==> flow/design.v <==
module converter_ascii_number (
	input [7:0] ascii_in,
	output[7:0] number_out);
	assign number_out = ascii_in;
endmodule
module operator_converter (
	input [7:0] in,
	output [7:0] out
);
localparam ADD = 0,
			SUB = 1,
			MULT = 2,
			DIV = 3;
assign out = (in == 8'd20) ? ADD : (in == 8'd21) ? SUB : (in == 8'd22) ? MULT : DIV;
endmodule
module convert_to_number
(
	input [7:0] num0,
	input [7:0] num1,
	input [7:0] num2,
	input [1:0] mode,
	output reg [7:0] out
);
always @(*) begin
	if (mode == 2'd0) begin
		out = num0;
	end
	else if (mode == 2'd1) begin
		out = num0*10 + num1;
	end
	else begin
		out = num0*100 + num1*10 + num2;
	end
end
endmodule
module divider (
	input clk,
	output rfd,
	input [7:0] dividend,
	input [7:0] divisor,
	output [7:0] quotient,
	output [7:0] fractional
);
	assign rfd = 1'b1;
	assign quotient = (divisor == 8'd0) ? 8'hFF : dividend / divisor;
	assign fractional = (divisor == 8'd0) ? dividend : dividend % divisor;
endmodule
module stack #(parameter size = 100)(
	input rst,
	input clk,
	input [7:0] data_in,
	input push_en,
	input pop_en,
	output [7:0] data_out,
	output is_empty	
);
	reg [7: 0] mem[size-1:0];
	reg[7:0] sp;
	always @(posedge clk) begin : proc_push
		if (rst)
			sp <= 0;
		else begin
			if (push_en) begin
				mem[sp] <= data_in;
				sp <= sp + 1;
			end
			if (pop_en) begin
					sp <= sp - 1'd1;
			end
		end
	end
	assign is_empty = (sp == 0);
	assign data_out = is_empty ? 8'd0 : mem[sp-1];
endmodule
module datapath (
	input clk,
	input rst,
	input num0_en,
	input num1_en,
	input num2_en,
	input index_cnt,
	input sel,
	input [1:0] mode,
	input operand_push,
	input operand_pop,
	input operator_push,
	input operator_pop,
	input num_clr,
	input result_en,
	input op1_en,
	input op2_en,
	input operator_en,
	output is_operand,
	output is_operator,
	output is_lt,
	output is_empty,
	output is_hash,
	output [7:0] data_out,
	output [7:0] rm,
	output rfd,
	output is_div,
	output op_is_empty,
	input [7:0] rom_data_in,
	output [6:0] rom_addr
);
localparam ADD = 0,
			SUB = 1,
			MULT = 2,
			DIV = 3;
wire [7:0] rom_data;
wire [7:0] converted_operator;
wire [7:0] converted_asci;
wire [7:0] convereted_decimal;
wire [7:0] top_operator;
wire [7:0] top_operand;
wire [7:0] operand_data_in;
wire [7:0] operator_data_in;
wire [7:0] divider_out, fractional;
wire operand_empty;
reg [7:0] num0, num1, num2;
reg [6:0] rom_index;
reg [7:0] result;
reg [7:0] op1, op2;
reg [7:0] operator;
assign rm = op2;
assign op_is_empty = is_empty;
assign rom_data = rom_data_in;
assign rom_addr = rom_index;
converter_ascii_number ascii_converter(rom_data, converted_asci);
convert_to_number decimal_converter(num0, num1, num2, mode, convereted_decimal);
operator_converter operator_converter(rom_data, converted_operator);
stack operands(.rst(rst), .clk(clk), .data_in(operand_data_in), .push_en(operand_push), .pop_en(operand_pop), .data_out(top_operand), .is_empty(operand_empty));
stack operators(.rst(rst), .clk(clk), .data_in(converted_operator), .push_en(operator_push), .pop_en(operator_pop), .data_out(top_operator), .is_empty(is_empty));
divider divider (
	.clk(clk),  
	.rfd(rfd),  
	.dividend(op1),  
	.divisor(op2),  
	.quotient(divider_out),  
	.fractional(fractional)
);  
assign is_div = top_operator == DIV;
assign data_out = top_operand;
assign operand_data_in = sel ? result : convereted_decimal;
assign is_operand = (rom_data >= 0 && rom_data < 10) ? 1 : 0;
assign is_operator = (rom_data >= 20 && rom_data <= 30) ? 1 : 0;
assign is_hash = rom_data == 8'd10;
assign is_lt = is_empty? 0: (converted_operator==ADD && (top_operator==SUB || top_operator==MULT || top_operator==DIV))
 		|| (converted_operator==SUB && (top_operator==MULT || top_operator==DIV)) 
		|| (converted_operator==DIV && (top_operator==MULT || top_operator==DIV));
always @(posedge clk) begin
	if (rst || num_clr) begin
		num0 <= 0;
		num1 <= 0;
		num2 <= 0;
	end
	else if (num0_en)
		num0 <= rom_data;
	else if (num1_en)
		num1 <= rom_data;
	else if (num2_en)
		num2 <= rom_data;
end
always @(posedge clk) begin
	if (rst) begin
		op1 <= 0;
		op2 <= 0;
	end
	else if (op1_en)
		op1 <= top_operand;
	else if (op2_en)
		op2 <= top_operand; 
end
always @(posedge clk) begin
	if (rst)
		operator <= 0;
	else if (operator_en)
		operator <= top_operator;
end
always @(posedge clk) begin
	if (rst)
		rom_index <= 0;
	else if (index_cnt)
		rom_index <= rom_index + 1;
end
always @(*) begin
	result = 0;
	begin
		if (operator == ADD) result = op1 + op2;
		else if (operator == SUB) result = op1 - op2;
		else if (operator == MULT) result = op1 * op2;
		else if (operator == DIV) result = divider_out;
	end
end
endmodule
module controller(
	input clk,
	input rst,
	input start,
	input is_operand,
	input is_operator,
	input is_lt,
	input is_empty,
	input is_hash,
	input is_div,
	input op_is_empty,
	output reg num0_en,
	output reg num1_en,
	output reg num2_en,
	output reg index_cnt,
	output reg sel,
	output reg operand_push,
	output reg operator_push,
	output reg operand_pop,
	output reg operator_pop,
	output reg num_clr,
	output reg result_en,
	output reg op1_en,
	output reg op2_en,
	output reg operator_en,
	output [1:0] mode,
	output reg done,
	output reg [4:0] ps
);
reg [4:0] ns, div_count;
reg [1:0] count;
assign mode = count-1;
always @(*) begin
	ns = 5'd0;
	case (ps)
		5'd0: if(start) ns = 1;
			else ns = 0;
		5'd1: if(is_operand) ns = 2;
			  else if(is_hash) ns = 9;
		5'd3: if(is_operator && is_lt==0) ns = 8;
				else if(is_operator && is_lt) ns = 17;
				else if (is_operand) ns=2;
			  else if(is_hash) ns = 9;
		5'd8: ns = 1;
		5'd10: if(op_is_empty) ns = 16;
				else ns = 11;
		5'd14: if(is_div &&  div_count<15 ) ns = 5'd14;
				else ns = 5'd15;
		5'd15: if(op_is_empty) ns = 16;
				else ns = 10;
		5'd16: ns = 16;
		5'd22: if(div_count<15 && is_div) ns = 5'd22;
				else ns = 5'd23;
		5'd24: ns = 1;
		default: ns = ps + 1;
	endcase
end
always @(posedge clk) begin
	if (rst) begin
		ps <= 5'd0;
		div_count <= 0;
	end
	else begin
		ps <= ns;
		if (ps==10)
			div_count <= 0;
		if (is_div && ps>10)
			div_count <= div_count + 1;
		if (ps==2)
			count <= count + 1;
		if (ps==1) begin
			count <= 0;
		end
	end
end
always @(*) begin
	num0_en = 0;
	num1_en = 0;
	num2_en = 0;
	index_cnt = 0;
	sel = 0;
	operand_push = 0;
	operator_push = 0;
	operand_pop = 0;
	operator_pop = 0;
	num_clr = 0;
	result_en = 0;
	op1_en = 0;
	op2_en = 0;
	operator_en = 0;
	done = 0;
	case (ps)
		5'd1:begin
			num_clr = 1;
		end
		5'd2: begin
			if (count==0)
				num0_en = 1;
			else if(count==1)
				num1_en = 1;
			else if (count==2)
				num2_en = 1;
			index_cnt = 1;
		end
		5'd8: begin
			operand_push = 1;
			operator_push = 1;
			index_cnt = 1;
		end
		5'd9: begin
			operand_push = 1;
		end
		5'd10: begin
			op2_en = 1;
			operator_en = 1;
		end
		5'd11: begin
			operand_pop = 1;
		end
		5'd12: begin
			op1_en = 1;
		end
		5'd13: begin
			operand_pop = 1;
		end
		5'd15: begin
			result_en = 1;
			operator_pop = 1;
			sel = 1;
			operand_push = 1;
		end
		5'd16: begin
			done = 1;
		end
		5'd17: begin
			operand_push = 1;
		end
		5'd18: begin
			op2_en = 1;
			operator_en = 1;
		end
		5'd19: begin
			operand_pop = 1;
		end
		5'd20: begin
			op1_en = 1;
		end
		5'd21: begin
			operand_pop = 1;
		end
		5'd23: begin
			operator_pop = 1;
			result_en = 1;
		end
		5'd24: begin
			sel = 1;
			operand_push = 1;
			operator_push = 1;
			index_cnt = 1;
		end
		default:
			sel = 0;
	endcase
end
endmodule
module calculator
(	
	input clk, 
	input rst,
	input start,
	input [7:0] rom_data,
	output [6:0] rom_addr,
	output done,
	output [7:0] result
);
wire is_operand, is_operator, is_lt, is_empty, is_hash,
	num0_en, num1_en, num2_en, index_cnt, sel, operand_push, operator_push,
	operand_pop, operator_pop, num_clr, result_en, op1_en, op2_en, operator_en, rfd, is_div, op_is_empty;
wire [1:0] mode;
wire [7:0] data_out, inx;
wire [4:0] ps;
controller ctrl(clk, rst, start, is_operand, is_operator, is_lt, is_empty, is_hash, is_div, op_is_empty,
				num0_en, num1_en, num2_en, index_cnt, sel, operand_push, operator_push,
				operand_pop, operator_pop, num_clr, result_en, op1_en, op2_en,
				operator_en, mode, done, ps);
datapath dp(clk, rst, num0_en, num1_en, num2_en, index_cnt, sel, mode, operand_push,
			operand_pop, operator_push, operator_pop, num_clr, result_en, op1_en,
			op2_en, operator_en, is_operand, is_operator, is_lt, is_empty, is_hash, data_out, inx, rfd, is_div, op_is_empty,
			rom_data, rom_addr);
assign result = data_out;
endmodule
Settings: LEC_CHECK=0, ABC_AREA=1, CAP_MARGIN=5, CELL_PAD_IN_SITES_GLOBAL_PLACEMENT=1, CORE_ASPECT_RATIO=1.2, CORE_MARGIN=2, CORE_UTILIZATION=22, CTS_CLUSTER_DIAMETER=361, GPL_TIMING_DRIVEN=0, MAX_ROUTING_LAYER=met4, MIN_ROUTING_LAYER=met2, PLACE_DENSITY_LB_ADDON=0.15, SETUP_SLACK_MARGIN=2.41, SLEW_MARGIN=20; clock period 9.8 ns.
run.sh (not shown) runs the stock make flow with config.mk's settings and CLKGATE_MAP_FILE=.
The baseline completed and failed the layout checks on max-capacitance violations, max-slew violations.
Then changed:
Settings changed: ABC_AREA 1 to not set, CAP_MARGIN 5 to 20, CELL_PAD_IN_SITES_GLOBAL_PLACEMENT 1 to not set, CORE_ASPECT_RATIO 1.2 to not set, CORE_UTILIZATION 22 to 40, CTS_CLUSTER_DIAMETER 361 to not set, GPL_TIMING_DRIVEN 0 to not set, MAX_ROUTING_LAYER met4 to not set, MIN_ROUTING_LAYER met2 to not set, PLACE_DENSITY_LB_ADDON 0.15 to not set, SETUP_SLACK_MARGIN 2.41 to not set.
Clock period 9.8 ns to 16.0 ns, I/O delays scaled along.
What happened:
- This time the run passed the timing, design-rule and antenna checks
- non-clock buffer count fell by 327
- final cell count fell by well over a third
- routed wire length is lower by well over a third
- utilization goes up by 18 points
- synthesized area is lower by a few percent
Then changed:
Settings changed: ABC_AREA set to 1, CORE_UTILIZATION 40 to 72, CTS_CLUSTER_DIAMETER set to 197, PLACE_DENSITY_LB_ADDON set to 0.2.
Clock period 16.0 ns to 9.68 ns, I/O delays scaled along.
=> Worst setup slack degrades by 1700 ps. Synthesized cell count went up by about 66%. Routed wire length went up by 16%. Cell area went up by about 2.5%. Hold slack degrades by 22 ps.
Then changed:
Settings changed: ABC_AREA 1 to not set, CORE_UTILIZATION 72 to 40, CTS_CLUSTER_DIAMETER 197 to not set, PLACE_DENSITY_LB_ADDON 0.2 to not set, SETUP_SLACK_MARGIN set to -0.42.
Clock period 9.68 ns to 11.7 ns, I/O delays scaled along.
The new run produced a clean layout; setup slack got worse by 190 ps; die size went up by 71%; area after synthesis went down by 4.1%; wire length went down by 14%; hold slack improved by 33 ps; clock-buffer cell count went up by 3; utilization went down by 34 points; design area went down by 1.5%.
Then changed:
Settings changed: ABC_AREA set to 1, CAP_MARGIN 20 to 10, CELL_PAD_IN_SITES_DETAIL_PLACEMENT set to 1, GPL_TIMING_DRIVEN set to 0, SETUP_SLACK_MARGIN -0.42 to -0.37, SLEW_MARGIN 20 to 35.
Result:
- fmax is higher by 2.8%
- flip-flop count stays the same
Then changed:
Settings changed: CELL_PAD_IN_SITES_DETAIL_PLACEMENT 1 to 0, CELL_PAD_IN_SITES_GLOBAL_PLACEMENT set to 3, CORE_UTILIZATION 40 to 22, CTS_CLUSTER_SIZE set to 100, GPL_ROUTABILITY_DRIVEN set to 0, MAX_ROUTING_LAYER set to met4, SETUP_SLACK_MARGIN -0.37 to 2.89.
What happened: The changed run completed with no timing, DRC or antenna violations; first-iteration DRC count is lower by 29%; sequential share of layout area went down by 3.3 points; die size rose by about 80%; clock skew rose by 38 ps; utilization falls by 19 points; worst setup slack gets better by 1700 ps; wire length goes up by about 17%; hold slack gets worse by 10 ps; via count fell by 4.8%.
